<file path="config.mk">
export PLATFORM = sky130hd
export DESIGN_NAME = FpCustomAddSub
export DESIGN_NICKNAME = FpCustomAddSub
export VERILOG_FILES = /design/flow/design.v
export SDC_FILE = /design/flow/constraint.sdc
export NUM_CORES = 4
export LEC_CHECK = 0
export ABC_AREA = 1
export CAP_MARGIN = 20
export CELL_PAD_IN_SITES_DETAIL_PLACEMENT = 0
export CELL_PAD_IN_SITES_GLOBAL_PLACEMENT = 1
export CORE_MARGIN = 10
export CORE_UTILIZATION = 45
export CTS_CLUSTER_DIAMETER = 379
export CTS_CLUSTER_SIZE = 100
export HOLD_SLACK_MARGIN = 0.28
export MAX_ROUTING_LAYER = met5
export PLACE_DENSITY = 0.57
export SETUP_SLACK_MARGIN = -0.25
export SLEW_MARGIN = 0
export TNS_END_PERCENT = 15
</file>
<file path="run.sh">
#!/bin/bash
# the make line also repeats each setting of config.mk as NAME=value (left out here)
make -C /OpenROAD-flow-scripts/flow DESIGN_CONFIG=/design/flow/config.mk WORK_HOME=/design/flow/orfs CLKGATE_MAP_FILE= finish
</file>
<file path="design.v">
module FpCustomAddSub 
# (
	parameter	ManWidth	=	16,
	parameter	ExpWidth	=	6
)
(Rst_i,Clk_i,A_i,B_i,AddSub_i,Nd_i,Result_o,ResultValid_o);	
	function integer Log2;
	input integer value;
		begin
			Log2 = 0;
			while (value > 1) begin
				value   = value >> 1;
				Log2    = Log2 + 1;
			end
		end
	endfunction
	localparam	InOutWidth	=	1+ExpWidth+ManWidth;
	localparam	ExtManWidth	=	ManWidth+1;
	localparam	Stages	=	Log2(InOutWidth);
	input	Rst_i;
	input	Clk_i;
	input	[InOutWidth-1:0]	A_i;
	input	[InOutWidth-1:0]	B_i;
	input	AddSub_i;
	input	Nd_i;
	output	[InOutWidth-1:0]	Result_o;
	output	ResultValid_o;
	wire	signB	=	B_i[InOutWidth-1]^AddSub_i;
	wire	[InOutWidth-2:0]	absA	=	A_i[InOutWidth-2:0];
	wire	[InOutWidth-2:0]	absB	=	B_i[InOutWidth-2:0];
	reg		[InOutWidth-1:0]	muxA;
	reg		[InOutWidth-1:0]	muxB;
	reg	impliedA;
	reg	impliedB;
	reg	[InOutWidth-1:0]	muxAReg;
	reg	[InOutWidth-1:0]	muxBReg;
	reg	[ExpWidth-1:0]		expDiff;
	reg	addSubOrepation;
	wire	[ManWidth:0]	manA	=	{impliedA,	muxAReg[ManWidth-1:0]};
	wire	[ManWidth:0]	manB	=	{impliedB,	muxBReg[ManWidth-1:0]};
	reg	[ManWidth:0]	manANorm;
	reg	[ManWidth:0]	manBNorm;
	reg	addSubOrepationReg;
	reg	[ExtManWidth:0]	manSum;
	wire	[Stages-1:0]	distance;
	wire	[ExtManWidth+1:0]	dataArray	[0:Stages];
	wire	[Stages+1:0]	distanceR	=	{2'b00,distanceR1};
	reg		[ExtManWidth-1:0]	manSumReg;
	wire	[ExtManWidth-1:0]	normCMan	=	manSumReg	<<	distanceR1[Stages-1:0];	 
	reg	[ManWidth-1:0]	manC;
	reg	[ExpWidth-1:0]	expAPipe	[0:4];
	reg	[ExpWidth-1:0]	expC;
	reg	[4:0]	signC;
	reg	[8:0]	valid;
	assign  dataArray [0]	=	manSum;		
	assign	Result_o	=	{signC[4],expC,manC};
	assign	ResultValid_o	=	valid[4];
	always	@(*)	begin
		if	(absA<absB)	begin
			muxA	<=	{signB,absB};
			muxB	<=	{A_i[InOutWidth-1],absA};
		end	else	begin
			muxA	<=	{A_i[InOutWidth-1],absA};
			muxB	<=	{signB,absB};
		end 
	end
	always	@(posedge	Clk_i)	begin
		if	(muxA	[InOutWidth-2 -:ExpWidth]	==	8'h00)	begin	 
			impliedA	<=	1'b0;	 
		end	else	begin
			impliedA	<=	1'b1;	 
		end
		if	(muxB	[InOutWidth-2 -:ExpWidth]	==	8'h00)	begin	 
			impliedB	<=	1'b0;
		end	else	begin
			impliedB	<=	1'b1;
		end
		muxAReg	<=	muxA;
		muxBReg	<=	muxB;
		expDiff	<=	muxA[InOutWidth-2 -:ExpWidth]	-	muxB[InOutWidth-2 -:ExpWidth];	 
		addSubOrepation	<=	muxA[InOutWidth-1]	^	muxB[InOutWidth-1];	 
	end
	always	@(posedge	Clk_i)	begin
		manANorm	<=	manA;
		manBNorm	<=	manB	>>	expDiff;	 
		addSubOrepationReg <= addSubOrepation;
	end
	always	@(posedge	Clk_i)	begin
		if	(Rst_i)	begin
			manSum	<=	{ExtManWidth{1'b0}};
		end	else	if	(!addSubOrepationReg)	begin
			manSum	<=	{1'b0,	manANorm}	+	{1'b0,	manBNorm};
		end	else	begin
			manSum	<=	{1'b0,	manANorm}	-	{1'b0,	manBNorm};
		end
	end
	genvar	i;
	generate	
		for (i=0; i<Stages; i=i+1)	begin: searchMSB
			wire [ExtManWidth+1:0] dataIn;	
			wire [ExtManWidth+1:0] shitedDataOut;
			wire [ExtManWidth+1:0] dataOut;
			assign  dataIn = dataArray[i];
			wire    shiftDesired = ~|(dataIn[ExtManWidth+1:ExtManWidth+1-(1 << (Stages-1-i))]);
			assign  distance[(Stages-1-i)] = shiftDesired;		
			assign  shitedDataOut = dataIn << (1 << (Stages-1-i));	
			assign  dataOut = shiftDesired ? shitedDataOut : dataIn;	
			assign  dataArray[i+1] = dataOut;
		end
		reg	[Stages-1:0]	distanceR1;
		always	@(posedge	Clk_i)	begin
			distanceR1	<=	distance;
		end
	endgenerate	
	always	@(posedge	Clk_i)	begin
		manSumReg	<=	manSum	[ExtManWidth-1 -:ExtManWidth];
	end
	always	@(posedge	Clk_i)	begin
		if	(Rst_i)	begin
			manC	<=	{ManWidth{1'b0}};
		end	else	begin
			manC	<=	normCMan	[ExtManWidth-1 -:ManWidth];	 
		end
	end
	always	@(posedge	Clk_i)	begin	
		expAPipe[0]	<=	muxA[InOutWidth-2 -:ExpWidth];	 
		expAPipe[1]	<=	expAPipe[0];
		expAPipe[2]	<=	expAPipe[1];
		expAPipe[3]	<=	expAPipe[2];
		expAPipe[4]	<=	expAPipe[3];
	end
	always	@(posedge	Clk_i)	begin
		if	(&distanceR1)	begin
			expC	<=	{ExpWidth{1'b0}};
		end	else	begin
			if	(expAPipe[3]	>=	distanceR)	begin
				expC	<=	expAPipe[3]-distanceR+1;			 
			end	else	begin
				expC	<=	{{ExpWidth+1{1'b0}},1'b1};
			end
		end	
	end
	always	@(posedge	Clk_i)	begin
		signC	<=	{signC[3:0],	muxA[InOutWidth-1]};
	end
	always	@(posedge	Clk_i)	begin
		valid	<=	{valid[7:0],Nd_i};
	end	
endmodule
</file>
<file path="constraint.sdc">
create_clock -name core_clock -period 2.65 [get_ports {Clk_i}]
set_input_delay 0.5300 -clock core_clock [delete_from_list [all_inputs] [get_ports {Clk_i}]]
set_output_delay 0.5300 -clock core_clock [all_outputs]
set_load 0.01 [all_outputs]
</file>
==> results.yml, run 1 <==
# physical design summary
status:
  status: "complete, but fails checks"
  so.violations: "negative setup slack"
final_timing:
  slew_viol_final: 0
  worst_slew_pin_slew_ns: 0.461
  min_period_ns: 2.75
  max_freq_ghz: 0.363
  slew_headroom_pct: 69.0
  hold_viol_final: 0
  setup_ws_ns: -0.103
  setup_viol: 2
  layout_worst_path_cycle_share_pct: 104
  finClkSkew_ns: 0.00792
  rsz0062_at_grt: "true"
floorplanning:
  die-area_um2: 22700
  fp_util_pct: 46.1
  rows: 47
  die_h_um: 151
  ios: 74
  die_w_um: 151
  core_um2: 16600
worst_setup_path:
  slowest_stage: "dfxtp_1"
  r2r_end: "manSum[17]"
  path_cells: "inv_1, ha_2, nand3_2, nor3_4, nand2_2, inv_2, nand3_2, inv_2, a31oi_1, xor2_1, inv_1, ha_1, buf_4, a21oi_2, o31ai_1, a21oi_1, o221ai_2, o21ai_1, a21oi_1"
  crit_start: "manBNorm[0]"
  worstSetupPathType: "reg -> reg"
  r2r_cells: 19
  cp_top_family: "AND-OR/OR-AND gates"
  max_stage_delay_ns: 0.31
  cp.arrival_ns: 3.05
  crit_path_end_kind: "flop"
  cp_num_cells: 19
  r2r_setup_slack_ns: -0.10
  critPathRequiredTime_ns: 2.95
  crit_buf_inv: 5
  r2r-start: "manBNorm[0]"
  setup.worst_path.end: "manSum[17]"
  worstSetupStartpointType: "flop"
  path_max_fanout: 2
yosys:
  synthTopCellsByArea: "dfxtp_1 45%, nand2_1 13%, ha_1 8.5%"
  yosys.area.top_type: "dfxtp_1"
  syn_nets: 1119
  post_synth_and_or_nand_nor_area_fraction_pct: 21.9
  syn-cell-area_um2: 7670
  ys_sh_mux_pct: 0.391
  ff_type: "dfxtp_1"
  ys.warnings.count: 2
  yosys_area_um2: 7670
  synth.most_common_cell: "nand2_1"
  async_flop_share_pct: 0
  top_cells_by_count: "273 x nand2_1, 171 x dfxtp_1, 117 x inv_1"
  xor_share_pct: 2.28
  ys.flops: 171
  edf_count: 0
  synth_cells: 1014
  logic_family: "simple AND/OR/NAND/NOR gates"
  synth_top_area_share_pct: 44.6
  avgSynthCellArea_um2: 7.57
  synth_adder_area_share_pct: 9.26
  ys_sh_aoi_pct: 14.0
  yosys-stat-cells: 1014
  ys_seq_share_pct: 44.6
  synth.distinct_cells: 42
clock_tree:
  clock-root-buffer: "clkbuf_16"
  cts_tree: "yes"
  insertion_delay_ns: 0.42
  htreeDepth: 4
  clk_path_buf_depth: 2
  cts.reportedPaths.clkPinSlew_ns: 0.06
  postCtsHoldBufs: 0
  cts_sinks: 171
  cts_buffers: 17
cells_and_area:
  syn_to_final_growth_pct: 31.0
  fin_nets: 1289
  final_util_pct: 60.4
  num-fill-cells: 1585
pwr:
  power_frac_clock_pct: 22.9
  power_leader: "combinational logic"
  pg_seq_mw: 3.54
  p_int_mw: 6.96
  pg_clk_mw: 2.52
  p_total_mw: 11.0
  p_per_area_nw_per_um2: 1090
  pwr-share-comb_pct: 44.9
  seq_power_share_pct: 32.2
  p_sw_share_pct: 36.7
  p_leak_nw: 4.83
  ir_drop_mv: 0.593
  p_switching_mw: 4.03
  p_comb_mw: 4.93
place:
  gp_congestion: 0.882
  io_buffer_count: 73
  place.detailed.hpwl_um: 13900
drt:
  first_pass_iters: 5
  vias_per_cell: 4.59
  wl_per_cell_um: 12.0
  routed-via-count: 6499
  wl_um: 17000
  drtAntennaViolNets: 0
  first_iter_violations: 326
  drc: 0
  diodes: 0
run:
  openroad.warnings: 33
  maxCapViolations: 0
global_routing:
  grt_pass1_wl_um: 28700
  grt_usage_pct: 15.5
  grt_max_degree: 33
  antenna_found_initial: 0
  gr-total-overflow: 0
  first_global_vias: 6251
min_path:
  hp-start: "muxAReg[8]"
  hold_path_depth: 0
  hold_path_class: "reg -> reg"
  hold_end: "manANorm[8]"
## final cells by class
cell class	instances	area, um^2	share of cell area (%)
multi-input cells	693	3740	37.2
flip-flops and latches	171	3420	34.1
repair buffers	180	1560	15.5
inverters	121	454	4.52
clock buffers	19	433	4.31
well taps	220	275	2.74
clock inverters	11	171	1.71
## metrics by stage
stage / std cells / setup TNS, ns / instance area [um^2] / hold slack, ns / worst slack [ns]
CTS: 1413 / -0.508 / 9970 / 0.321 / -0.174
global placement: 1383 / -4.02 / 9370 / 0.310 / -0.252
finish: 1415 / -0.108 / 10100 / 0.322 / -0.103
floorplan: 1014 / 0 / 7670 / 0.310 / 0.116
detailed placement: 1383 / -5.45 / 9370 / 0.312 / -0.286
global route: 1415 / -2.42 / 10100 / 0.329 / -0.373
## per-layer routing
layer,up-vias,track usage (%),wire length (um)
met2,104,26.1,8090
met3,26,3.42,526
met4,0,5.25,314
li1,3616,-,-
met1,2753,19.1,8080
met5,-,0,0
## repair_timing
action,in CTS,in global routing
setup endpoints to repair,0,8
setup buffers,0,2
gates resized,0,23
==> run 2, diff against run 1 <==
Settings changed: CAP_MARGIN 20 to 0, CELL_PAD_IN_SITES_GLOBAL_PLACEMENT 1 to 0, CORE_MARGIN 10 to 2, CORE_UTILIZATION 45 to 70, CTS_CLUSTER_DIAMETER 379 to 92, CTS_CLUSTER_SIZE 100 to 15, HOLD_SLACK_MARGIN 0.28 to default, PLACE_DENSITY 0.57 to default, SETUP_SLACK_MARGIN -0.25 to default, SLEW_MARGIN 0 to 5, TNS_END_PERCENT 15 to 85.
Clock period 2.65 ns to 2.54 ns, I/O delays scaled along.
==> run 2 against run 1 <==
The flow now stops in 5_1_grt. Synthesized cell count unchanged. Die size decreased by 48%. Area after synthesis unchanged.
==> results.yml, run 2 <==
# yosys + openroad results
yosys:
  async_flop_share_pct: 0
  post_synth_and_or_nand_nor_area_fraction_pct: 21.9
  synth_cells: 1014
  syn-cell-area_um2: 7670
  top_cells_by_count: "273 x nand2_1, 171 x dfxtp_1, 117 x inv_1"
  yosys_area_um2: 7670
  syn_nets: 1119
  yosys.area.top_type: "dfxtp_1"
  xor_share_pct: 2.28
  synthTopCellsByArea: "dfxtp_1 45%, nand2_1 13%, ha_1 8.5%"
  synth_adder_area_share_pct: 9.26
  ys.warnings.count: 2
  avgSynthCellArea_um2: 7.57
  logic_family: "simple AND/OR/NAND/NOR gates"
  edf_count: 0
  synth.most_common_cell: "nand2_1"
  ys_seq_share_pct: 44.6
  yosys-stat-cells: 1014
  synth.distinct_cells: 42
  ys_sh_aoi_pct: 14.0
  ys_sh_mux_pct: 0.391
  synth_top_area_share_pct: 44.6
  ys.flops: 171
  ff_type: "dfxtp_1"
floorplanning:
  rows: 38
  ios: 74
  die-area_um2: 11800
  die_h_um: 109
  die_w_um: 109
  fp_util_pct: 71.4
  core_um2: 10700
place:
  io_buffer_count: 73
  dp.cells: 1297
  place.detailed.hpwl_um: 14000
  gp_congestion: 0.918
  placed_area_um2: 9210
clock_tree:
  cts_buffers: 17
  cts_sinks: 171
  htreeDepth: 4
  clk_path_buf_depth: 2
  postCtsHoldBufs: 0
  clock-root-buffer: "clkbuf_8"
global_routing:
  gr-total-overflow: 629
  grt_usage_pct: 88.9
status:
  status: "stopped before the end"
  tool.error: "[ERROR GRT-0232] Routing congestion too high. Check the congestion heatmap in the GUI."
  failing_step: "5_1_grt"
[run 2: stage by stage]
stage | worst slack (ns) | util [%]
after floorplan | 0.00642 | -
after global placement | -0.288 | 85.7
after detailed placement | -0.455 | 85.7
after CTS | -0.210 | 94.3
[run 2: routing by layer]
| layer | GRT overflow | track usage (%) |
|---|---|---|
| met5 | 0 | 14.3 |
| met4 | 142 | 105 |
| met3 | 2 | 60.1 |
| met2 | 479 | 119 |
| met1 | 6 | 81.3 |
[run 2: timing repair]
action	CTS
pin swaps	24
hold endpoints to repair	0
setup endpoints to repair	11
setup buffers	19
resized	48
==> run 3, diff against run 2 <==
Settings changed: CAP_MARGIN 0 to 20, CELL_PAD_IN_SITES_DETAIL_PLACEMENT 0 to default, CELL_PAD_IN_SITES_GLOBAL_PLACEMENT 0 to default, CORE_ASPECT_RATIO from default to 0.5, CORE_UTILIZATION 70 to 72, CTS_CLUSTER_DIAMETER 92 to 367, CTS_CLUSTER_SIZE 15 to 96, MAX_ROUTING_LAYER met5 to default, PLACE_DENSITY from default to 0.42, SLEW_MARGIN 5 to 20, TNS_END_PERCENT 85 to 5.
Clock period 2.54 ns to 2.43 ns, I/O delays scaled along.
==> run 3 against run 2 <==
The run fails in 4_1_cts. Synthesized cell count unchanged. Die size is 2.2% lower. Area after synthesis unchanged.
==> results.yml, run 3 <==
# yosys + openroad results
yosys:
  synth_adder_area_share_pct: 9.26
  xor_share_pct: 2.28
  synthTopCellsByArea: "dfxtp_1 45%, nand2_1 13%, ha_1 8.5%"
  post_synth_and_or_nand_nor_area_fraction_pct: 21.9
  ys_sh_mux_pct: 0.391
  top_cells_by_count: "273 x nand2_1, 171 x dfxtp_1, 117 x inv_1"
  synth.distinct_cells: 42
  syn_nets: 1119
  edf_count: 0
  synth_cells: 1014
  ys.warnings.count: 2
  synth_top_area_share_pct: 44.6
  ys.flops: 171
  ys_sh_aoi_pct: 14.0
  ys_seq_share_pct: 44.6
  syn-cell-area_um2: 7670
  logic_family: "simple AND/OR/NAND/NOR gates"
  synth.most_common_cell: "nand2_1"
  async_flop_share_pct: 0
  yosys.area.top_type: "dfxtp_1"
  ff_type: "dfxtp_1"
  yosys-stat-cells: 1014
  avgSynthCellArea_um2: 7.57
  yosys_area_um2: 7670
floorplanning:
  core_um2: 10300
  die_w_um: 150
  die-area_um2: 11600
  fp_util_pct: 74.6
  rows: 26
  die_h_um: 77
  ios: 74
status:
  tool.error: "[ERROR DPL-0033] detailed placement checks failed during check placement."
  failing_step: "4_1_cts"
  status: "stopped before the end"
place:
  io_buffer_count: 73
  dp.cells: 1308
  place.detailed.hpwl_um: 16000
  gp_congestion: 0.977
  placed_area_um2: 9320
  dp_slack_ns: -0.575
==> run 4, diff against run 3 <==
Settings changed: ABC_AREA 1 to default, CELL_PAD_IN_SITES_DETAIL_PLACEMENT from default to 0, CORE_ASPECT_RATIO 0.5 to default, CORE_UTILIZATION 72 to 31, CTS_CLUSTER_DIAMETER 367 to 182, CTS_CLUSTER_SIZE 96 to default, GPL_ROUTABILITY_DRIVEN from default to 0, MIN_ROUTING_LAYER from default to met1, PLACE_DENSITY 0.42 to 0.61, SETUP_SLACK_MARGIN from default to -0.12, SLEW_MARGIN 20 to 35, TNS_END_PERCENT 5 to default.
Clock period 2.43 ns to 4.42 ns, I/O delays scaled along.
==> run 4 against run 3 <==
Now clean on timing, DRC and antenna. Die size increased by 130%. Area after synthesis about the same. Synthesized cell count shrank 22%.
==> results.yml, run 4 <==
# physical design summary
worst_setup_path:
  crit_path_end_kind: "flop"
  crit_buf_inv: 1
  critPathRequiredTime_ns: 4.73
  setup.worst_path.end: "expDiff[4]"
  worstSetupPathType: "in -> reg"
  r2r_end: "manSum[17]"
  crit_top_cell: "ha_1"
  r2r-start: "manBNorm[0]"
  crit_start: "A_i[19]"
  r2r_cells: 15
  cp.arrival_ns: 4.11
  cp_top_family: "AND-OR/OR-AND gates"
  slowest_stage: "clkdlybuf4s50_1"
  path_cells: "clkdlybuf4s50_1, ha_1, and4_1, nand4_1, a2111oi_4, nor2_4, nor3_1, nor2_1, ha_1, o21ai_1, mux2i_1, a2111oi_2"
  path_max_fanout: 7
  r2r_setup_slack_ns: 0.62
  worstSetupStartpointType: "input pin"
  max_stage_delay_ns: 0.54
  cp_num_cells: 12
drt:
  wl_um: 14500
  wl_per_cell_um: 12.2
  drc: 0
  drtAntennaViolNets: 0
  first_pass_iters: 5
  diodes: 0
  routed-via-count: 5448
  vias_per_cell: 4.56
  first_iter_violations: 254
clock_tree:
  postCtsResizedCells: 0
  cts_tree: "yes"
  clk_path_buf_depth: 2
  htreeDepth: 4
  insertion_delay_ns: 0.42
  cts.reportedPaths.clkPinSlew_ns: 0.07
  cts_sinks: 171
  clock-root-buffer: "clkbuf_16"
  cts_buffers: 17
  postCtsHoldBufs: 0
  cts_setup_buffers: 0
final_timing:
  finalSetupTns_ns: 0
  rsz0062_at_grt: "false"
  finClkSkew_ns: 0.00897
  max_freq_ghz: 0.263
  worst_slew_pin_slew_ns: 0.854
  slew_headroom_pct: 43.0
  layout_worst_path_cycle_share_pct: 86.1
  slew_viol_final: 0
  min_period_ns: 3.80
  setup_viol: 0
  hold_viol_final: 0
status:
  status: "no timing/DRC/antenna violations"
global_routing:
  first_global_vias: 5170
  gr-total-overflow: 0
  grt_pass1_wl_um: 24500
  antenna_found_initial: 0
  grt_usage_pct: 11.6
  grt_max_degree: 48
pwr:
  p_sw_share_pct: 35.5
  p_switching_mw: 2.12
  power_frac_clock_pct: 22.6
  pg_seq_mw: 2.21
  p_int_mw: 3.86
  seq_power_share_pct: 36.9
  p_comb_mw: 2.42
  pg_clk_mw: 1.35
  p_per_area_nw_per_um2: 643
  p_leak_nw: 3.84
  pwr-share-comb_pct: 40.5
  power_leader: "combinational logic"
  ir_drop_mv: 0.266
yosys:
  edf_count: 0
  ys.flops: 171
  ys.warnings.count: 2
  ff_type: "dfxtp_1"
  synth_adder_area_share_pct: 9.27
  syn-cell-area_um2: 7670
  avgSynthCellArea_um2: 9.70
  xor_share_pct: 4.00
  synth_cells: 791
  logic_family: "AND-OR/OR-AND gates"
  yosys_area_um2: 7670
  yosys.area.top_type: "dfxtp_1"
  synth.most_common_cell: "dfxtp_1"
  ys_seq_share_pct: 44.6
  synthTopCellsByArea: "dfxtp_1 45%, ha_1 8.5%, mux2i_1 4.7%"
  ys_sh_mux_pct: 10.3
  ys_sh_aoi_pct: 14.2
  syn_nets: 896
  yosys-stat-cells: 791
  async_flop_share_pct: 0
  post_synth_and_or_nand_nor_area_fraction_pct: 13.4
  top_cells_by_count: "171 x dfxtp_1, 84 x nor2_1, 52 x ha_1, 52 x inv_1, 49 x a21oi_1"
  synth.distinct_cells: 65
  synth_top_area_share_pct: 44.6
run:
  maxCapViolations: 0
  openroad.warnings: 30
floorplanning:
  rows: 57
  ios: 74
  core_um2: 24300
  die_h_um: 161
  die_w_um: 161
  fp_util_pct: 31.5
  die-area_um2: 26000
cells_and_area:
  syn_to_final_growth_pct: 21.1
  num-fill-cells: 2429
  instances_no_fill: 1196
  fin_nets: 964
place:
  place.detailed.hpwl_um: 11500
  dp.cells: 1164
  io_buffer_count: 73
min_path:
  hold_path_depth: 0
  hp-start: "expAPipe[1][3]"
  hold_path_class: "reg -> reg"
  hold_end: "expAPipe[2][3]"
run 4: through the flow:
| stage | power (mW) | utilization [%] | hold WS (ns) | setup slack [ns] | area [um^2] |
|---|---|---|---|---|---|
| final | 5.97 | 38.2 | 0.322 | 0.616 | 9290 |
| after global routing | 6.46 | 38.2 | 0.330 | 0.261 | 9290 |
| after CTS | 6.04 | 38.2 | 0.323 | 0.613 | 9290 |
| after detailed placement | 4.67 | 35.9 | 0.312 | 0.255 | 8740 |
| after global placement | 4.65 | 35.9 | 0.310 | 0.379 | 8740 |
| after floorplan | 4.04 | - | 0.310 | 0.631 | 7670 |
run 4: area by class of cell:
cell class	count	area, um^2	area share [%]
timing repair buffer	82	798	8.60
sequential	171	3420	36.9
multi-input combinational	535	3920	42.2
tap	324	405	4.37
clock buffer	17	425	4.58
inverter	52	195	2.10
clock inverter	15	118	1.27
run 4: layer usage:
| layer | share of wire, % | GRT usage [%] |
|---|---|---|
| met4 | 1.5 | 4.10 |
| met3 | 3.4 | 2.72 |
| met1 | 49 | 15.0 |
| met2 | 46 | 18.9 |
| met5 | 0 | 0 |
==> run 5, diff against run 4 <==
Settings changed: ABC_AREA from default to 0, CELL_PAD_IN_SITES_GLOBAL_PLACEMENT from default to 1, CORE_UTILIZATION 31 to 61, CTS_CLUSTER_DIAMETER 182 to 92, CTS_CLUSTER_SIZE from default to 84, GPL_ROUTABILITY_DRIVEN 0 to default, MAX_ROUTING_LAYER from default to met5, MIN_ROUTING_LAYER met1 to default, PLACE_DENSITY 0.61 to default, PLACE_DENSITY_LB_ADDON from default to 0.03, SETUP_SLACK_MARGIN -0.12 to 0.47, SLEW_MARGIN 35 to 0, TNS_END_PERCENT from default to 85.
Clock period 4.42 ns to 1.62 ns, I/O delays scaled along.
==> run 5 against run 4 <==
The flow now stops in 4_1_cts. Die size is 48% lower. Area after synthesis stayed put. Synthesized cell count stayed put.
==> results.yml, run 5 <==
# yosys + openroad results
place:
  placed_area_um2: 10200
  dp.cells: 1175
  place.detailed.hpwl_um: 15100
  io_buffer_count: 73
  gp_congestion: 0.980
yosys:
  ys.warnings.count: 2
  yosys.area.top_type: "dfxtp_1"
  async_flop_share_pct: 0
  yosys-stat-cells: 791
  post_synth_and_or_nand_nor_area_fraction_pct: 13.4
  ys_sh_mux_pct: 10.3
  synth_cells: 791
  xor_share_pct: 4.00
  ys_seq_share_pct: 44.6
  synth.most_common_cell: "dfxtp_1"
  ys_sh_aoi_pct: 14.2
  edf_count: 0
  ys.flops: 171
  top_cells_by_count: "171 x dfxtp_1, 84 x nor2_1, 52 x ha_1, 52 x inv_1, 49 x a21oi_1"
  synthTopCellsByArea: "dfxtp_1 45%, ha_1 8.5%, mux2i_1 4.7%"
  synth.distinct_cells: 65
  logic_family: "AND-OR/OR-AND gates"
  synth_adder_area_share_pct: 9.27
  synth_top_area_share_pct: 44.6
  syn-cell-area_um2: 7670
  ff_type: "dfxtp_1"
  avgSynthCellArea_um2: 9.70
  yosys_area_um2: 7670
  syn_nets: 896
floorplanning:
  die_h_um: 116
  die_w_um: 116
  ios: 74
  rows: 40
  core_um2: 12200
  fp_util_pct: 63.1
  die-area_um2: 13500
status:
  status: "stopped before the end"
  tool.error: "[ERROR DPL-0038] Utilization greater than 100%, impossible to legalize"
  failing_step: "4_1_cts"
run 5: stage by stage:
step                      worst slack [ns]  util (%)  power [mW]  hold slack (ns)
after floorplan                      -1.49         -        11.9            0.310
after global placement               -1.56      84.2        15.1            0.310
after detailed placement             -1.76      84.2        15.6            0.312
==> run 6, diff against run 5 <==
Settings changed: ABC_AREA 0 to default, CELL_PAD_IN_SITES_DETAIL_PLACEMENT 0 to default, CELL_PAD_IN_SITES_GLOBAL_PLACEMENT 1 to default, CORE_UTILIZATION 61 to 70, CTS_CLUSTER_DIAMETER 92 to 212, CTS_CLUSTER_SIZE 84 to 34, MAX_ROUTING_LAYER met5 to default, PLACE_DENSITY_LB_ADDON 0.03 to 0.27, SETUP_SLACK_MARGIN 0.47 to default, SLEW_MARGIN 0 to 20, TNS_END_PERCENT 85 to 5.
Clock period 1.62 ns to 2.47 ns, I/O delays scaled along.
==> run 6 against run 5 <==
Synthesized cell count is the same. The run fails in 5_1_grt. Die size decreased by 12%. Area after synthesis stayed put.
==> results.yml, run 6 <==
# yosys + openroad results
yosys:
  synth_cells: 791
  syn-cell-area_um2: 7670
  top_cells_by_count: "171 x dfxtp_1, 84 x nor2_1, 52 x ha_1, 52 x inv_1, 49 x a21oi_1"
  ys.warnings.count: 2
  synth.distinct_cells: 65
  synth_adder_area_share_pct: 9.27
  ys.flops: 171
  synth_top_area_share_pct: 44.6
  edf_count: 0
  yosys_area_um2: 7670
  synthTopCellsByArea: "dfxtp_1 45%, ha_1 8.5%, mux2i_1 4.7%"
  yosys-stat-cells: 791
  avgSynthCellArea_um2: 9.70
  ys_sh_aoi_pct: 14.2
  xor_share_pct: 4.00
  ff_type: "dfxtp_1"
  async_flop_share_pct: 0
  syn_nets: 896
  synth.most_common_cell: "dfxtp_1"
  ys_seq_share_pct: 44.6
  ys_sh_mux_pct: 10.3
  yosys.area.top_type: "dfxtp_1"
  logic_family: "AND-OR/OR-AND gates"
  post_synth_and_or_nand_nor_area_fraction_pct: 13.4
floorplanning:
  die_w_um: 109
  die-area_um2: 11800
  fp_util_pct: 71.4
  rows: 38
  die_h_um: 109
  ios: 74
  core_um2: 10700
status:
  tool.error: "[ERROR GRT-0232] Routing congestion too high. Check the congestion heatmap in the GUI."
  failing_step: "5_1_grt"
  status: "stopped before the end"
global_routing:
  gr-total-overflow: 264
  grt_usage_pct: 82.5
clock_tree:
  cts_sinks: 171
  cts_buffers: 17
  clk_path_buf_depth: 2
  htreeDepth: 4
  clock-root-buffer: "clkbuf_8"
place:
  dp_slack_ns: -0.971
  gp_congestion: 0.930
  placed_area_um2: 9340
  place.detailed.hpwl_um: 15000
  dp.cells: 1081
  io_buffer_count: 73
[run 6: timing repair]
item / in CTS
buffers inserted: 6
gates resized: 51
hold buffers: 0
pin swaps: 20
endpoints found under the setup margin: 53
[run 6: metal layers]
layer,global-route usage (%),GRT overflow
met3,64.8,3
met2,102,144
met1,76.6,0
met4,97.2,117
met5,15.6,0
[run 6: per-stage QoR]
step	setup TNS (ns)	utilization, %	power, mW
after floorplan	-11.01	-	7.32
after global placement	-34.67	86.9	9.12
after detailed placement	-39.86	86.9	9.55
after CTS	-9.56	94.8	13.0
==> run 7, diff against run 6 <==
Settings changed: CORE_UTILIZATION 70 to 40, CTS_CLUSTER_DIAMETER 212 to default, CTS_CLUSTER_SIZE 34 to default, PLACE_DENSITY_LB_ADDON 0.27 to default, SETUP_SLACK_MARGIN from default to 1.05, TNS_END_PERCENT 5 to default.
Clock period 2.47 ns to 3.87 ns, I/O delays scaled along.
==> run 7 against run 6 <==
The run now finishes clean. Area after synthesis did not move. Die size increased by 72%. Synthesized cell count unchanged.
==> results.yml, run 7 <==
# physical design summary
drt:
  wl_per_cell_um: 13.3
  first_pass_iters: 4
  drc: 0
  drtAntennaViolNets: 0
  wl_um: 15400
  first_iter_violations: 217
  diodes: 0
  vias_per_cell: 5.01
  routed-via-count: 5783
clock_tree:
  cts.reportedPaths.clkPinSlew_ns: 0.07
  cts_sinks: 171
  cts_buffers: 17
  clock-root-buffer: "clkbuf_16"
  postCtsHoldBufs: 0
  htreeDepth: 4
  clk_path_buf_depth: 2
  cts_tree: "yes"
  insertion_delay_ns: 0.43
place:
  place.detailed.hpwl_um: 11500
  io_buffer_count: 73
  dp_slack_ns: -0.0544
  gp_congestion: 0.885
worst_setup_path:
  crit_buf_inv: 1
  r2r_cells: 15
  worstSetupStartpointType: "flop"
  setup.worst_path.end: "manSum[17]"
  worstSetupPathType: "reg -> reg"
  max_stage_delay_ns: 0.44
  cp_top_family: "AND-OR/OR-AND gates"
  r2r-start: "manBNorm[0]"
  cp_num_cells: 15
  slowest_stage: "or4_4"
  path_cells: "inv_2, ha_4, nand2b_4, or4_4, nor3_4, a21oi_2, xnor2_1, ha_1, a21o_1, a21o_1, a211oi_2, a21oi_1, o211a_1, or3_1, a21oi_2"
  r2r_end: "manSum[17]"
  critPathRequiredTime_ns: 4.23
  path_max_fanout: 4
  crit_start: "manBNorm[0]"
  crit_path_end_kind: "flop"
  cp.arrival_ns: 3.55
  r2r_setup_slack_ns: 0.68
final_timing:
  finalSetupTns_ns: 0
  min_period_ns: 3.19
  max_freq_ghz: 0.314
  setup_ws_ns: 0.685
  hold_viol_final: 0
  worst_slew_pin_slew_ns: 0.866
  hold_slack_ns: 0.322
  finClkSkew_ns: 0.0108
  setup_viol: 0
  slew_viol_final: 0
  layout_worst_path_cycle_share_pct: 82.3
  slew_headroom_pct: 42.2
  rsz0062_at_grt: "true"
min_path:
  hp-start: "expAPipe[2][1]"
  hold_path_depth: 0
  hold_end: "expAPipe[3][1]"
  hold_path_class: "reg -> reg"
yosys:
  ys_sh_aoi_pct: 14.2
  yosys.area.top_type: "dfxtp_1"
  post_synth_and_or_nand_nor_area_fraction_pct: 13.4
  synth.distinct_cells: 65
  syn_nets: 896
  synth_top_area_share_pct: 44.6
  xor_share_pct: 4.00
  ys_seq_share_pct: 44.6
  synth.most_common_cell: "dfxtp_1"
  synth_adder_area_share_pct: 9.27
  async_flop_share_pct: 0
  yosys-stat-cells: 791
  syn-cell-area_um2: 7670
  top_cells_by_count: "171 x dfxtp_1, 84 x nor2_1, 52 x ha_1, 52 x inv_1, 49 x a21oi_1"
  synth_cells: 791
  ys_sh_mux_pct: 10.3
  logic_family: "AND-OR/OR-AND gates"
  avgSynthCellArea_um2: 9.70
  ff_type: "dfxtp_1"
  synthTopCellsByArea: "dfxtp_1 45%, ha_1 8.5%, mux2i_1 4.7%"
  ys.warnings.count: 2
  edf_count: 0
  yosys_area_um2: 7670
  ys.flops: 171
global_routing:
  antenna_found_initial: 0
  grt_pass1_wl_um: 25400
  grt_max_degree: 48
  first_global_vias: 5442
  gr-total-overflow: 0
  grt_usage_pct: 15.8
pwr:
  p_int_mw: 4.83
  p_leak_nw: 4.21
  pg_clk_mw: 1.64
  p_sw_share_pct: 35.1
  pwr-share-comb_pct: 44.7
  power_frac_clock_pct: 22.1
  p_total_mw: 7.43
  ir_drop_mv: 0.436
  p_switching_mw: 2.60
  power_leader: "combinational logic"
  p_comb_mw: 3.32
  pg_seq_mw: 2.47
  p_per_area_nw_per_um2: 739
  seq_power_share_pct: 33.3
floorplanning:
  die-area_um2: 20300
  die_w_um: 142
  die_h_um: 142
  ios: 74
  rows: 50
  core_um2: 18800
  fp_util_pct: 40.9
cells_and_area:
  syn_to_final_growth_pct: 31.2
  fin_nets: 1013
  num-fill-cells: 1693
run:
  openroad.warnings: 33
  maxCapViolations: 0
status:
  status: "no timing/DRC/antenna violations"
run 7: cell type report:
class	instances	area (um^2)	area share, %
clock buffers	19	453	4.50
clock inverters	13	129	1.28
inverters	52	213	2.11
multi-input cells	535	4430	44.0
flip-flops and latches	171	3430	34.1
well taps	234	293	2.91
repair buffers	131	1120	11.1
run 7: through the flow:
| stage | util, % | instances | area, um^2 |
|---|---|---|---|
| 2_1_floorplan | - | 791 | 7840 |
| 3_3_place_gp | 47.3 | 1089 | 8880 |
| 3_5_place_dp | 47.3 | 1089 | 8880 |
| 4_1_cts | 52.2 | 1138 | 9810 |
| 5_1_grt | 53.6 | 1155 | 10100 |
| 6_report | 53.6 | 1155 | 10100 |
run 7: repair_timing:
item / 4_1_cts / 5_1_grt
setup endpoints to repair: 53 / 33
setup buffers: 17 / 17
gates cloned: 0 / 0
pin swaps: 43 / 34
resized: 173 / 58
run 7: layer usage:
metal | wire (um) | share of wire (%) | vias to the layer above | global-route usage (%)
li1 | - | - | 3024 | -
met1 | 7000 | 45 | 2650 | 18.8
met2 | 7710 | 50 | 93 | 27.7
met3 | 489 | 3.2 | 16 | 3.90
met4 | 206 | 1.3 | 0 | 5.73
met5 | 0 | 0 | - | 0
==> run 8, diff against run 7 <==
Settings changed: ABC_AREA from default to 0, CELL_PAD_IN_SITES_DETAIL_PLACEMENT from default to 0, CELL_PAD_IN_SITES_GLOBAL_PLACEMENT from default to 1, CORE_UTILIZATION 40 to 72, CTS_CLUSTER_DIAMETER from default to 363, CTS_CLUSTER_SIZE from default to 84, HOLD_SLACK_MARGIN from default to 0.29, MAX_ROUTING_LAYER from default to met5, PLACE_DENSITY_LB_ADDON from default to 0.0, SETUP_SLACK_MARGIN 1.05 to -0.11, SLEW_MARGIN 20 to 0, TNS_END_PERCENT from default to 85.
Clock period 3.87 ns to 1.41 ns, I/O delays scaled along.
==> run 8 against run 7 <==
The flow now stops in 3_1_place_gp_skip_io. Synthesized cell count unchanged. Die size shrank 43%. Area after synthesis stayed put.
==> results.yml, run 8 <==
# yosys + openroad results
status:
  tool.error: "[ERROR FLW-0024] Place density exceeds 1.0 (current PLACE_DENSITY_LB_ADDON =  0.0). Please check if the value of  PLACE_DENSITY_LB_ADDON is between 0 and 0.99."
  status: "stopped before the end"
  failing_step: "3_1_place_gp_skip_io"
floorplanning:
  die_w_um: 107
  die-area_um2: 11500
  rows: 37
  die_h_um: 107
  fp_util_pct: 74.3
  core_um2: 10300
yosys:
  synth.distinct_cells: 65
  synth_cells: 791
  top_cells_by_count: "171 x dfxtp_1, 84 x nor2_1, 52 x ha_1, 52 x inv_1, 49 x a21oi_1"
  ys.flops: 171
  ff_type: "dfxtp_1"
  logic_family: "AND-OR/OR-AND gates"
  synth_top_area_share_pct: 44.6
  synthTopCellsByArea: "dfxtp_1 45%, ha_1 8.5%, mux2i_1 4.7%"
  synth.most_common_cell: "dfxtp_1"
  ys_sh_mux_pct: 10.3
  yosys_area_um2: 7670
  ys_sh_aoi_pct: 14.2
  syn_nets: 896
  xor_share_pct: 4.00
  async_flop_share_pct: 0
  edf_count: 0
  ys.warnings.count: 2
  avgSynthCellArea_um2: 9.70
  synth_adder_area_share_pct: 9.27
  ys_seq_share_pct: 44.6
  yosys.area.top_type: "dfxtp_1"
  yosys-stat-cells: 791
  post_synth_and_or_nand_nor_area_fraction_pct: 13.4
  syn-cell-area_um2: 7670
==> run 9, diff against run 8 <==
Settings changed: CORE_ASPECT_RATIO from default to 0.53, CTS_CLUSTER_DIAMETER 363 to 92, HOLD_SLACK_MARGIN 0.29 to default, SETUP_SLACK_MARGIN -0.11 to 0.4.
Clock period 1.41 ns to 1.43 ns, I/O delays scaled along.
==> run 9 against run 8 <==
The run again fails in 3_1_place_gp_skip_io. Die size grew 0.37%. Area after synthesis did not move. Synthesized cell count unchanged.
==> results.yml, run 9 <==
# yosys + openroad results
status:
  status: "stopped before the end"
  failing_step: "3_1_place_gp_skip_io"
  tool.error: "[ERROR FLW-0024] Place density exceeds 1.0 (current PLACE_DENSITY_LB_ADDON =  0.0). Please check if the value of  PLACE_DENSITY_LB_ADDON is between 0 and 0.99."
yosys:
  synth.most_common_cell: "dfxtp_1"
  yosys-stat-cells: 791
  post_synth_and_or_nand_nor_area_fraction_pct: 13.4
  ys_sh_mux_pct: 10.3
  top_cells_by_count: "171 x dfxtp_1, 84 x nor2_1, 52 x ha_1, 52 x inv_1, 49 x a21oi_1"
  syn_nets: 896
  yosys.area.top_type: "dfxtp_1"
  avgSynthCellArea_um2: 9.70
  ys_seq_share_pct: 44.6
  synth_top_area_share_pct: 44.6
  yosys_area_um2: 7670
  ys.warnings.count: 2
  synth_cells: 791
  ys_sh_aoi_pct: 14.2
  synth.distinct_cells: 65
  ff_type: "dfxtp_1"
  syn-cell-area_um2: 7670
  xor_share_pct: 4.00
  logic_family: "AND-OR/OR-AND gates"
  synthTopCellsByArea: "dfxtp_1 45%, ha_1 8.5%, mux2i_1 4.7%"
  ys.flops: 171
  async_flop_share_pct: 0
  synth_adder_area_share_pct: 9.27
  edf_count: 0
floorplanning:
  die_w_um: 146
  die_h_um: 79.1
  die-area_um2: 11500
  fp_util_pct: 74.0
  core_um2: 10400
  rows: 27
==> run 10, diff against run 9 <==
Settings changed: ABC_AREA 0 to default, CAP_MARGIN 20 to 0, CELL_PAD_IN_SITES_DETAIL_PLACEMENT 0 to 1, CELL_PAD_IN_SITES_GLOBAL_PLACEMENT 1 to 3, CORE_ASPECT_RATIO 0.53 to default, CORE_UTILIZATION 72 to 32, CTS_CLUSTER_DIAMETER 92 to default, CTS_CLUSTER_SIZE 84 to default, GPL_TIMING_DRIVEN from default to 0, HOLD_SLACK_MARGIN from default to 0.12, MAX_ROUTING_LAYER met5 to met4, MIN_ROUTING_LAYER from default to met2, PLACE_DENSITY_LB_ADDON 0.0 to 0.17, SETUP_SLACK_MARGIN 0.4 to 0.03, SLEW_MARGIN 0 to 20, TNS_END_PERCENT 85 to default.
Clock period 1.43 ns to 4.01 ns, I/O delays scaled along.
==> run 10 against run 9 <==
Now clean on timing, DRC and antenna. Area after synthesis is the same. Die size grew 120%. Synthesized cell count is the same.
==> results.yml, run 10 <==
# physical design summary
worst_setup_path:
  r2r_end: "manSum[17]"
  worstSetupPathType: "in -> reg"
  setup.worst_path.end: "expDiff[4]"
  path_max_fanout: 10
  cp_num_cells: 16
  critPathRequiredTime_ns: 4.33
  r2r_cells: 15
  r2r-start: "manBNorm[0]"
  crit_buf_inv: 5
  slowest_stage: "clkdlybuf4s50_1"
  worstSetupStartpointType: "input pin"
  path_cells: "clkdlybuf4s50_1, ha_2, and4_4, nand4_1, buf_4, a2111oi_4, buf_4, nor2_4, buf_8, buf_8, and3_1, nor2_1, ha_1, o21ai_1, mux2i_1, a2111oi_2"
  crit_path_end_kind: "flop"
  max_stage_delay_ns: 0.54
  crit_start: "A_i[19]"
  r2r_setup_slack_ns: 0.32
  cp.arrival_ns: 4.20
  cp_top_family: "buffers and inverters"
min_path:
  hold_path_depth: 0
  hold_end: "valid[2]"
  hold_path_class: "reg -> reg"
  hp-start: "valid[1]"
yosys:
  ys_seq_share_pct: 44.6
  ys.warnings.count: 2
  ys_sh_mux_pct: 10.3
  ys.flops: 171
  yosys-stat-cells: 791
  post_synth_and_or_nand_nor_area_fraction_pct: 13.4
  syn-cell-area_um2: 7670
  edf_count: 0
  synth.distinct_cells: 65
  synth_adder_area_share_pct: 9.27
  ys_sh_aoi_pct: 14.2
  synth_cells: 791
  yosys.area.top_type: "dfxtp_1"
  avgSynthCellArea_um2: 9.70
  ff_type: "dfxtp_1"
  async_flop_share_pct: 0
  synth.most_common_cell: "dfxtp_1"
  xor_share_pct: 4.00
  synth_top_area_share_pct: 44.6
  syn_nets: 896
  yosys_area_um2: 7670
  logic_family: "AND-OR/OR-AND gates"
  top_cells_by_count: "171 x dfxtp_1, 84 x nor2_1, 52 x ha_1, 52 x inv_1, 49 x a21oi_1"
  synthTopCellsByArea: "dfxtp_1 45%, ha_1 8.5%, mux2i_1 4.7%"
pwr:
  p_int_mw: 4.42
  p_switching_mw: 2.64
  p_total_mw: 7.06
  p_sw_share_pct: 37.3
  power_leader: "combinational logic"
  pg_seq_mw: 2.36
  p_per_area_nw_per_um2: 742
  p_leak_nw: 3.92
  p_comb_mw: 3.08
  power_frac_clock_pct: 23.0
  ir_drop_mv: 0.226
  seq_power_share_pct: 33.4
  pwr-share-comb_pct: 43.6
  pg_clk_mw: 1.62
drt:
  first_iter_violations: 996
  wl_um: 20600
  drtAntennaViolNets: 0
  drc: 0
  vias_per_cell: 6.81
  first_pass_iters: 5
  diodes: 0
  wl_per_cell_um: 16.9
  routed-via-count: 8304
clock_tree:
  htreeDepth: 4
  clk_path_buf_depth: 2
  cts.reportedPaths.clkPinSlew_ns: 0.06
  insertion_delay_ns: 0.43
  clock-root-buffer: "clkbuf_16"
  cts_tree: "yes"
  postCtsHoldBufs: 0
  cts_sinks: 171
  cts_buffers: 17
final_timing:
  slew_headroom_pct: 40.0
  layout_worst_path_cycle_share_pct: 96.7
  slew_viol_final: 0
  min_period_ns: 3.88
  finClkSkew_ns: 0.00960
  max_freq_ghz: 0.258
  hold_viol_final: 0
  worst_slew_pin_slew_ns: 0.893
  setup_viol: 0
  rsz0062_at_grt: "true"
cells_and_area:
  fin_nets: 993
  instances_no_fill: 1220
  final_util_pct: 40.5
  fin_area_um2: 9510
  syn_to_final_growth_pct: 24.0
floorplanning:
  fp_util_pct: 32.7
  rows: 56
  die-area_um2: 25200
  die_w_um: 159
  core_um2: 23500
  die_h_um: 159
  ios: 74
status:
  status: "no timing/DRC/antenna violations"
global_routing:
  grt_pass1_wl_um: 33200
  antenna_found_initial: 0
  gr-total-overflow: 0
  grt_usage_pct: 26.5
  grt_max_degree: 17
  first_global_vias: 9571
run:
  openroad.warnings: 31
  maxCapViolations: 0
place:
  place.detailed.hpwl_um: 16000
  placed_area_um2: 8800
  gp_congestion: 0.886
  dp.cells: 1183
  io_buffer_count: 73
[run 10: metal layers]
| metal | global-route usage [%] | routed length, um |
|---|---|---|
| met1 | - | 0 |
| met2 | 32.7 | 12100 |
| met3 | 31.8 | 7540 |
| met4 | 4.96 | 1030 |
| met5 | - | 0 |
[run 10: area by class of cell]
cell class / count / area, um^2
Multi-Input combinational cell: 535 / 3980
Clock buffer: 19 / 433
Buffer: 33 / 155
Sequential cell: 171 / 3420
Tap cell: 319 / 399
Inverter: 52 / 195
Fill cell: 2629 / 14000
Clock inverter: 13 / 159
Timing Repair Buffer: 78 / 769
[run 10: what timing repair did]
item                                    in CTS  in global routing
setup buffers                                5                  0
endpoints found under the setup margin       6                 17
pin swaps                                    3                  1
resized                                     10                 13
hold endpoints to repair                     0                  0
[run 10: per-stage QoR]
step	TNS, ns	setup WS (ns)	hold slack (ns)
after floorplan	0	0.303	0.310
after global placement	-10.01	-1.03	0.310
after detailed placement	-9.59	-1.05	0.313
after CTS	0	0.0427	0.323
after global routing	-0.0795	-0.0795	0.329
final	0	0.133	0.324
==> run 11, diff against run 10 <==
Settings changed: ABC_AREA from default to 1, CAP_MARGIN 0 to 20, CELL_PAD_IN_SITES_DETAIL_PLACEMENT 1 to default, CELL_PAD_IN_SITES_GLOBAL_PLACEMENT 3 to default, CORE_UTILIZATION 32 to 72, GPL_TIMING_DRIVEN 0 to default, HOLD_SLACK_MARGIN 0.12 to default, MAX_ROUTING_LAYER met4 to default, MIN_ROUTING_LAYER met2 to default, PLACE_DENSITY from default to 0.77, PLACE_DENSITY_LB_ADDON 0.17 to default, SETUP_SLACK_MARGIN 0.03 to 1.0.
Clock period 4.01 ns to 4.4 ns, I/O delays scaled along.
==> run 11 against run 10 <==
Hold slack better by 0.0039 ns. First-iteration DRC count decreased by 15%. Die size decreased by 54%. Sequential share of layout area increased by 1.5 points. Critical endpoint unchanged. Non-clock buffer count is 34 lower. Global-route usage increased by 8.5 points. Still clean. Combinational power shrank 15%. Sequential power decreased by 6%.
==> results.yml, run 11 <==
# physical design summary
floorplanning:
  die_h_um: 107
  core_um2: 10300
  die-area_um2: 11500
  fp_util_pct: 74.3
  die_w_um: 107
  rows: 37
  ios: 74
final_timing:
  slew_headroom_pct: 55.2
  finalSetupTns_ns: 0
  slew_viol_final: 0
  layout_worst_path_cycle_share_pct: 72.7
  min_period_ns: 3.20
  setup_viol: 0
  worst_slew_pin_slew_ns: 0.671
  hold_viol_final: 0
  max_freq_ghz: 0.313
  rsz0062_at_grt: "true"
  finClkSkew_ns: 0.00741
pwr:
  power_leader: "combinational logic"
  pwr-share-comb_pct: 41.0
  p_int_mw: 3.82
  p_per_area_nw_per_um2: 700
  p_comb_mw: 2.62
  p_switching_mw: 2.57
  pg_seq_mw: 2.22
  seq_power_share_pct: 34.7
  p_sw_share_pct: 40.2
  power_frac_clock_pct: 24.3
  pg_clk_mw: 1.55
  p_leak_nw: 4.33
  ir_drop_mv: 0.428
yosys:
  ys_sh_mux_pct: 0.391
  avgSynthCellArea_um2: 7.57
  async_flop_share_pct: 0
  syn_nets: 1119
  synth_cells: 1014
  synthTopCellsByArea: "dfxtp_1 45%, nand2_1 13%, ha_1 8.5%"
  yosys.area.top_type: "dfxtp_1"
  synth_adder_area_share_pct: 9.26
  top_cells_by_count: "273 x nand2_1, 171 x dfxtp_1, 117 x inv_1"
  ys.flops: 171
  ys.warnings.count: 2
  synth_top_area_share_pct: 44.6
  edf_count: 0
  synth.most_common_cell: "nand2_1"
  yosys_area_um2: 7670
  syn-cell-area_um2: 7670
  logic_family: "simple AND/OR/NAND/NOR gates"
  xor_share_pct: 2.28
  ff_type: "dfxtp_1"
  synth.distinct_cells: 42
  yosys-stat-cells: 1014
  ys_sh_aoi_pct: 14.0
  post_synth_and_or_nand_nor_area_fraction_pct: 21.9
  ys_seq_share_pct: 44.6
place:
  dp.cells: 1195
  place.detailed.hpwl_um: 12400
  gp_congestion: 0.960
  io_buffer_count: 73
min_path:
  hold_end: "expAPipe[2][5]"
  hp-start: "expAPipe[1][5]"
  hold_path_depth: 0
  hold_path_class: "reg -> reg"
clock_tree:
  htreeDepth: 4
  clk_path_buf_depth: 2
  cts_buffers: 17
  cts_sinks: 171
  cts.reportedPaths.clkPinSlew_ns: 0.07
  cts_tree: "yes"
  clock-root-buffer: "clkbuf_8"
  insertion_delay_ns: 0.53
  postCtsHoldBufs: 0
worst_setup_path:
  crit_buf_inv: 4
  critPathRequiredTime_ns: 4.83
  r2r-start: "manBNorm[0]"
  crit_path_end_kind: "flop"
  worstSetupPathType: "in -> reg"
  cp_top_family: "simple AND/OR/NAND/NOR gates"
  path_cells: "clkdlybuf4s50_1, inv_1, ha_2, nand2_1, nor2_2, nand2_1, inv_1, nand2_1, nand3_4, nand2_1, o21ai_1, nand2_1, ha_1, inv_1, nand2_1, nand3_1, nand2_1, nand2_1, nand2_1"
  cp_num_cells: 19
  max_stage_delay_ns: 0.49
  setup.worst_path.end: "expDiff[4]"
  r2r_end: "manSum[15]"
  r2r_cells: 16
  slowest_stage: "clkdlybuf4s50_1"
  crit_start: "B_i[19]"
  worstSetupStartpointType: "input pin"
  path_max_fanout: 9
  crit_top_cell: "nand2_1"
  cp.arrival_ns: 3.63
  r2r_setup_slack_ns: 1.33
drt:
  routed-via-count: 7002
  first_pass_iters: 8
  drc: 0
  diodes: 0
  vias_per_cell: 5.68
  drtAntennaViolNets: 0
  wl_per_cell_um: 15.3
  first_iter_violations: 848
  wl_um: 18900
global_routing:
  gr-total-overflow: 0
  grt_usage_pct: 35.0
  first_global_vias: 6890
  grt_pass1_wl_um: 31600
  antenna_found_initial: 0
  grt_max_degree: 37
cells_and_area:
  instances_no_fill: 1232
  num-fill-cells: 537
  fin_nets: 1188
  syn_to_final_growth_pct: 19.0
run:
  maxCapViolations: 0
  openroad.warnings: 33
status:
  status: "no timing/DRC/antenna violations"
==> run 11: final cells by class <==
cell class | count | area [um^2] | area share, %
Multi-Input combinational cell | 695 | 3710 | 40.7
Sequential cell | 171 | 3420 | 37.5
Timing Repair Buffer | 77 | 761 | 8.33
Inverter | 121 | 454 | 4.97
Clock buffer | 19 | 432 | 4.73
Clock inverter | 13 | 179 | 1.96
Tap cell | 136 | 170 | 1.86
==> run 11: routing by layer <==
layer	wire (um)	global-route usage, %	part of all wire (%)	vias up
met5	0	0	0	-
met4	747	18.1	4.0	0
met3	1130	7.54	6.0	83
met2	9670	62.2	51	332
met1	7350	39.2	39	3168
li1	-	-	-	3419
==> run 11: timing repair <==
action	4_1_cts	5_1_grt
pin swaps	1	0
setup buffers	0	3
gates resized	0	4
cloned	1	1
setup endpoints to repair	1	3
==> run 11: through the flow <==
stage	hold slack, ns	cell area, um^2	worst slack, ns	utilization (%)	total power [mW]
3_3_place_gp	0.310	8460	0.672	81.9	4.54
5_1_grt	0.332	9130	0.985	88.4	6.84
4_1_cts	0.328	9080	1.05	87.9	6.29
2_1_floorplan	0.310	7670	1.55	-	3.96
6_report	0.328	9130	1.20	88.4	6.39
3_5_place_dp	0.312	8460	0.488	81.9	4.65
==> run 12, diff against run 11 <==
Settings changed: CAP_MARGIN 20 to 0, CORE_UTILIZATION 72 to 69, CTS_CLUSTER_DIAMETER from default to 150, CTS_CLUSTER_SIZE from default to 14, PLACE_DENSITY 0.77 to default, SETUP_SLACK_MARGIN 1.0 to -0.18.
Clock period 4.4 ns to 2.48 ns, I/O delays scaled along.
==> run 12 against run 11 <==
The layout now fails its checks (negative setup slack). Critical path depth fell by 2. Utilization up 6.8 points. Clock skew rose by 0.0016 ns. Worst setup slack got worse by 2.6 ns. Sequential share of layout area is 4.3 points lower. Synthesized cell count is the same. Critical path type is now reg -> reg. Critical endpoint is now manSum[11]. Largest power group unchanged. Highest routed layer is now met5.
==> results.yml, run 12 <==
# physical design summary
status:
  status: "complete, but fails checks"
  so.violations: "negative setup slack"
drt:
  wl_met2_um: 13800
  wl_um: 33300
  first_pass_iters: 23
  dr.max_layer_used: "met5"
  routed-via-count: 9261
  drtAntennaViolNets: 0
  detailroute.wirelength.met3_um: 5270
  wl_per_cell_um: 24.6
  wl_met1_um: 9990
  drc: 0
  first_iter_violations: 2779
  vias_per_cell: 6.83
clock_tree:
  clk_path_buf_depth: 2
  cts_tree: "yes"
  insertion_delay_ns: 0.57
  htreeDepth: 4
  clock-root-buffer: "clkbuf_8"
  cts_buffers: 17
  cts_sinks: 171
  cts.reportedPaths.clkPinSlew_ns: 0.07
pwr:
  power_leader: "combinational logic"
  pg_seq_mw: 4.02
  p_sw_share_pct: 47.6
  p_int_mw: 7.79
  power_frac_clock_pct: 17.3
  pwr-share-comb_pct: 55.7
  seq_power_share_pct: 27.0
  p_leak_nw: 4.90
  p_comb_mw: 8.28
  ir_drop_mv: 1.24
  p_per_area_nw_per_um2: 1440
  p_switching_mw: 7.09
  pg_clk_mw: 2.57
final_timing:
  slew_viol_final: 0
  setup_ws_ns: -1.39
  finClkSkew_ns: 0.00904
  finalSetupTns_ns: -15.72
  rsz0062_at_grt: "true"
  slew_headroom_pct: 34.3
  max_freq_ghz: 0.258
  hold_viol_final: 0
  setup_viol: 21
  min_period_ns: 3.87
  worst_slew_pin_slew_ns: 0.981
  hold_slack_ns: 0.322
  layout_worst_path_cycle_share_pct: 156
worst_setup_path:
  cp_top_family: "simple AND/OR/NAND/NOR gates"
  crit_start: "manBNorm[0]"
  crit_path_end_kind: "flop"
  cp_num_cells: 17
  r2r-start: "manBNorm[0]"
  worstSetupPathType: "reg -> reg"
  worstSetupStartpointType: "flop"
  max_stage_delay_ns: 0.57
  path_cells: "inv_4, ha_4, nand3_4, buf_4, nand2_1, xor2_1, inv_1, ha_4, nand2_1, nor2_2, nand3_1, nand2_2, buf_4, nand3_1, nand2_1, o21ai_0, a21oi_1"
  slowest_stage: "xor2_1"
  cp.arrival_ns: 4.34
  path_max_fanout: 4
  crit_buf_inv: 4
  r2r_cells: 17
  r2r_end: "manSum[11]"
  critPathRequiredTime_ns: 2.95
  r2r_setup_slack_ns: -1.39
  crit_top_cell: "nand2_1"
  setup.worst_path.end: "manSum[11]"
place:
  place.detailed.hpwl_um: 14000
  dp_slack_ns: -0.485
  gp_congestion: 0.928
  placed_area_um2: 9260
  io_buffer_count: 73
yosys:
  logic_family: "simple AND/OR/NAND/NOR gates"
  synth_top_area_share_pct: 44.6
  syn_nets: 1119
  synthTopCellsByArea: "dfxtp_1 45%, nand2_1 13%, ha_1 8.5%"
  synth.most_common_cell: "nand2_1"
  syn-cell-area_um2: 7670
  edf_count: 0
  avgSynthCellArea_um2: 7.57
  top_cells_by_count: "273 x nand2_1, 171 x dfxtp_1, 117 x inv_1"
  ff_type: "dfxtp_1"
  ys_sh_mux_pct: 0.391
  synth_adder_area_share_pct: 9.26
  synth_cells: 1014
  yosys_area_um2: 7670
  ys_seq_share_pct: 44.6
  synth.distinct_cells: 42
  post_synth_and_or_nand_nor_area_fraction_pct: 21.9
  ys_sh_aoi_pct: 14.0
  yosys.area.top_type: "dfxtp_1"
  ys.warnings.count: 2
  yosys-stat-cells: 1014
  ys.flops: 171
  async_flop_share_pct: 0
  xor_share_pct: 2.28
min_path:
  hold_end: "addSubOrepationReg"
  hold_path_class: "reg -> reg"
  hold_path_depth: 0
  hp-start: "addSubOrepation"
floorplanning:
  die_h_um: 109
  core_um2: 10800
  die-area_um2: 12000
  ios: 74
  fp_util_pct: 70.8
  rows: 38
  die_w_um: 109
global_routing:
  grt_pass1_wl_um: 35200
  gr-total-overflow: 0
  first_global_vias: 7569
  grt_usage_pct: 38.8
  antenna_found_initial: 6
  grt_max_degree: 34
run:
  openroad.warnings: 35
  maxCapViolations: 0
cells_and_area:
  syn_to_final_growth_pct: 34.6
  num-fill-cells: 292
  fin_nets: 1303
  fin_area_um2: 10300
==> run 12: stage by stage <==
stage / power [mW] / utilization, % / cells
floorplan: 7.02 / - / 1014
global placement: 8.78 / 85.4 / 1303
detailed placement: 9.06 / 85.4 / 1303
CTS: 12.1 / 91.9 / 1339
global route: 15.3 / 95.2 / 1352
finish: 14.9 / 95.3 / 1355
==> run 12: final cells by class <==
type                            instances  area, um^2  area share [%]
Timing Repair Buffer                  194        1660            16.0
Inverter                              121         459            4.45
Clock inverter                         12         119            1.15
Clock buffer                           18         428            4.14
Tap cell                              140         175            1.70
Multi-Input combinational cell        693        4050            39.2
Sequential cell                       171        3430            33.2
Antenna cell                            6        15.0           0.145
==> run 12: what timing repair did <==
item | in CTS | in global routing
pin swaps | 20 | 29
hold endpoints to repair | 0 | 0
gates resized | 34 | 73
hold buffers | 0 | 0
setup buffers | 7 | 11
endpoints found under the setup margin | 9 | 14
==> run 12: routing by layer <==
layer / vias to the layer above / track usage [%]
li1: 3660 / -
met1: 4021 / 40.1
met5: - / 0
met4: 4 / 26.6
met3: 497 / 10.7
met2: 1079 / 68.1
==> run 13, diff against run 12 <==
Settings changed: ABC_AREA 1 to 0, CAP_MARGIN 0 to 20, CELL_PAD_IN_SITES_DETAIL_PLACEMENT from default to 0, CELL_PAD_IN_SITES_GLOBAL_PLACEMENT from default to 1, CORE_UTILIZATION 69 to 72, CTS_CLUSTER_DIAMETER 150 to 56, CTS_CLUSTER_SIZE 14 to 84, MAX_ROUTING_LAYER from default to met5, PLACE_DENSITY_LB_ADDON from default to 0.0, SETUP_SLACK_MARGIN -0.18 to 0.11, SLEW_MARGIN 20 to 0, TNS_END_PERCENT from default to 85.
Clock period 2.48 ns to 0.904 ns, I/O delays scaled along.
==> run 13 against run 12 <==
The run now fails in 3_1_place_gp_skip_io. Die size shrank 4.1%. Synthesized cell count shrank 22%. Area after synthesis barely moved.
==> results.yml, run 13 <==
# yosys + openroad results
yosys:
  ff_type: "dfxtp_1"
  synth.most_common_cell: "dfxtp_1"
  yosys.area.top_type: "dfxtp_1"
  async_flop_share_pct: 0
  syn_nets: 896
  logic_family: "AND-OR/OR-AND gates"
  ys_seq_share_pct: 44.6
  synth.distinct_cells: 65
  yosys-stat-cells: 791
  top_cells_by_count: "171 x dfxtp_1, 84 x nor2_1, 52 x ha_1, 52 x inv_1, 49 x a21oi_1"
  ys_sh_aoi_pct: 14.2
  ys_sh_mux_pct: 10.3
  post_synth_and_or_nand_nor_area_fraction_pct: 13.4
  synth_top_area_share_pct: 44.6
  synth_adder_area_share_pct: 9.27
  synthTopCellsByArea: "dfxtp_1 45%, ha_1 8.5%, mux2i_1 4.7%"
  ys.flops: 171
  syn-cell-area_um2: 7670
  edf_count: 0
  avgSynthCellArea_um2: 9.70
  xor_share_pct: 4.00
  yosys_area_um2: 7670
  ys.warnings.count: 2
  synth_cells: 791
floorplanning:
  rows: 37
  fp_util_pct: 74.3
  die_h_um: 107
  die_w_um: 107
  core_um2: 10300
  die-area_um2: 11500
status:
  status: "stopped before the end"
  tool.error: "[ERROR FLW-0024] Place density exceeds 1.0 (current PLACE_DENSITY_LB_ADDON =  0.0). Please check if the value of  PLACE_DENSITY_LB_ADDON is between 0 and 0.99."
  failing_step: "3_1_place_gp_skip_io"
==> run 14, diff against run 13 <==
Settings changed: ABC_AREA 0 to 1, CORE_MARGIN 2 to 4, CORE_UTILIZATION 72 to 42, CTS_CLUSTER_DIAMETER 56 to 92, GPL_ROUTABILITY_DRIVEN from default to 0, MAX_ROUTING_LAYER met5 to met4, MIN_ROUTING_LAYER from default to met1, PLACE_DENSITY_LB_ADDON 0.0 to 0.03, SETUP_SLACK_MARGIN 0.11 to default, TNS_END_PERCENT 85 to 65.
Clock period 0.904 ns to 2.65 ns, I/O delays scaled along.
==> run 14 against run 13 <==
The layout now fails its checks (negative setup slack). Area after synthesis about the same. Die size up 78%. Synthesized cell count up 28%.
==> results.yml, run 14 <==
# physical design summary
final_timing:
  slew_viol_final: 0
  setup_ws_ns: -0.0113
  slew_headroom_pct: 66.9
  min_period_ns: 2.66
  setup_viol: 1
  finClkSkew_ns: 0.0122
  rsz0062_at_grt: "true"
  max_freq_ghz: 0.376
  hold_viol_final: 0
  hold_slack_ns: 0.321
  worst_slew_pin_slew_ns: 0.491
  layout_worst_path_cycle_share_pct: 100
pwr:
  p_sw_share_pct: 38.2
  power_frac_clock_pct: 21.6
  p_comb_mw: 5.41
  pwr-share-comb_pct: 47.2
  p_switching_mw: 4.39
  ir_drop_mv: 0.506
  p_per_area_nw_per_um2: 1110
  p_total_mw: 11.5
  p_leak_nw: 4.91
  pg_clk_mw: 2.48
  pg_seq_mw: 3.58
  power_leader: "combinational logic"
  p_int_mw: 7.09
  seq_power_share_pct: 31.2
yosys:
  ys.flops: 171
  ys.warnings.count: 2
  yosys_area_um2: 7670
  synth.distinct_cells: 42
  post_synth_and_or_nand_nor_area_fraction_pct: 21.9
  xor_share_pct: 2.28
  async_flop_share_pct: 0
  synth_adder_area_share_pct: 9.26
  synthTopCellsByArea: "dfxtp_1 45%, nand2_1 13%, ha_1 8.5%"
  syn_nets: 1119
  ys_seq_share_pct: 44.6
  synth_top_area_share_pct: 44.6
  yosys.area.top_type: "dfxtp_1"
  ff_type: "dfxtp_1"
  synth.most_common_cell: "nand2_1"
  syn-cell-area_um2: 7670
  ys_sh_mux_pct: 0.391
  ys_sh_aoi_pct: 14.0
  top_cells_by_count: "273 x nand2_1, 171 x dfxtp_1, 117 x inv_1"
  logic_family: "simple AND/OR/NAND/NOR gates"
  yosys-stat-cells: 1014
  avgSynthCellArea_um2: 7.57
  edf_count: 0
  synth_cells: 1014
worst_setup_path:
  cp_num_cells: 18
  cp_top_family: "AND-OR/OR-AND gates"
  max_stage_delay_ns: 0.34
  cp.arrival_ns: 2.96
  slowest_stage: "dfxtp_2"
  worstSetupStartpointType: "flop"
  r2r_end: "manSum[17]"
  crit_start: "manBNorm[0]"
  r2r_cells: 18
  crit_top_cell: "inv_2"
  worstSetupPathType: "reg -> reg"
  r2r-start: "manBNorm[0]"
  setup.worst_path.end: "manSum[17]"
  crit_path_end_kind: "flop"
  critPathRequiredTime_ns: 2.95
  path_cells: "inv_4, ha_4, nand3_4, nor3_4, nand2_2, inv_2, nand3_2, inv_2, a41oi_2, xor2_1, ha_1, inv_2, buf_4, o31ai_1, a21oi_1, o221ai_2, buf_4, a21oi_1"
  path_max_fanout: 3
  r2r_setup_slack_ns: -0.01
  crit_buf_inv: 6
floorplanning:
  rows: 49
  fp_util_pct: 42.7
  core_um2: 18000
  ios: 74
  die_h_um: 143
  die_w_um: 143
  die-area_um2: 20500
place:
  place.detailed.hpwl_um: 13800
  io_buffer_count: 73
  placed_area_um2: 9410
  dp_slack_ns: -0.329
global_routing:
  grt_pass1_wl_um: 28100
  antenna_found_initial: 0
  first_global_vias: 6295
  grt_usage_pct: 17.6
  gr-total-overflow: 0
  grt_max_degree: 34
cells_and_area:
  fin_area_um2: 10400
  fin_nets: 1300
  final_util_pct: 57.6
  syn_to_final_growth_pct: 34.9
clock_tree:
  clock-root-buffer: "clkbuf_16"
  cts_buffers: 17
  htreeDepth: 4
  insertion_delay_ns: 0.43
  cts.reportedPaths.clkPinSlew_ns: 0.07
  clk_path_buf_depth: 2
  postCtsHoldBufs: 0
  cts_tree: "yes"
  cts_sinks: 171
drt:
  wl_um: 17000
  first_iter_violations: 270
  first_pass_iters: 5
  drtAntennaViolNets: 0
  routed-via-count: 6653
  drc: 0
  vias_per_cell: 4.63
  wl_per_cell_um: 11.9
  diodes: 0
min_path:
  hold_end: "manSumReg[2]"
  hold_path_class: "reg -> reg"
  hold_path_depth: 0
  hp-start: "manSum[2]"
run:
  maxCapViolations: 0
  openroad.warnings: 32
status:
  so.violations: "negative setup slack"
  status: "complete, but fails checks"
[run 14: metal layers]
layer  wire length, um  global-route usage (%)  up-vias  part of all wire (%)
met3               478                    3.01       29                   2.8
met1              7850                    20.6     2878                    46
li1                  -                       -     3648                     -
met2              8360                    30.0       98                    49
met4               359                    7.00        0                   2.1
met5                 0                       -        -                     0
[run 14: cell type report]
cell class | instances | area, um^2
Fill cell | 1700 | 7610
Sequential cell | 171 | 3430
Clock buffer | 18 | 439
Tap cell | 229 | 287
Timing Repair Buffer | 191 | 1650
Clock inverter | 14 | 170
Inverter | 121 | 462
Multi-Input combinational cell | 693 | 3920
[run 14: through the flow]
stage               setup TNS [ns]  std cells
finish                     -0.0113       1437
global route                -0.628       1437
CTS                         -0.207       1432
detailed placement           -6.48       1396
global placement             -5.43       1396
floorplan                        0       1014
[run 14: repair_timing]
action	4_1_cts	5_1_grt
hold endpoints to repair	0	0
pin swaps	10	24
resized	21	54
cloned	0	0
endpoints found under the setup margin	6	20
buffers inserted	4	5
Power and IR drop assume default switching activity.
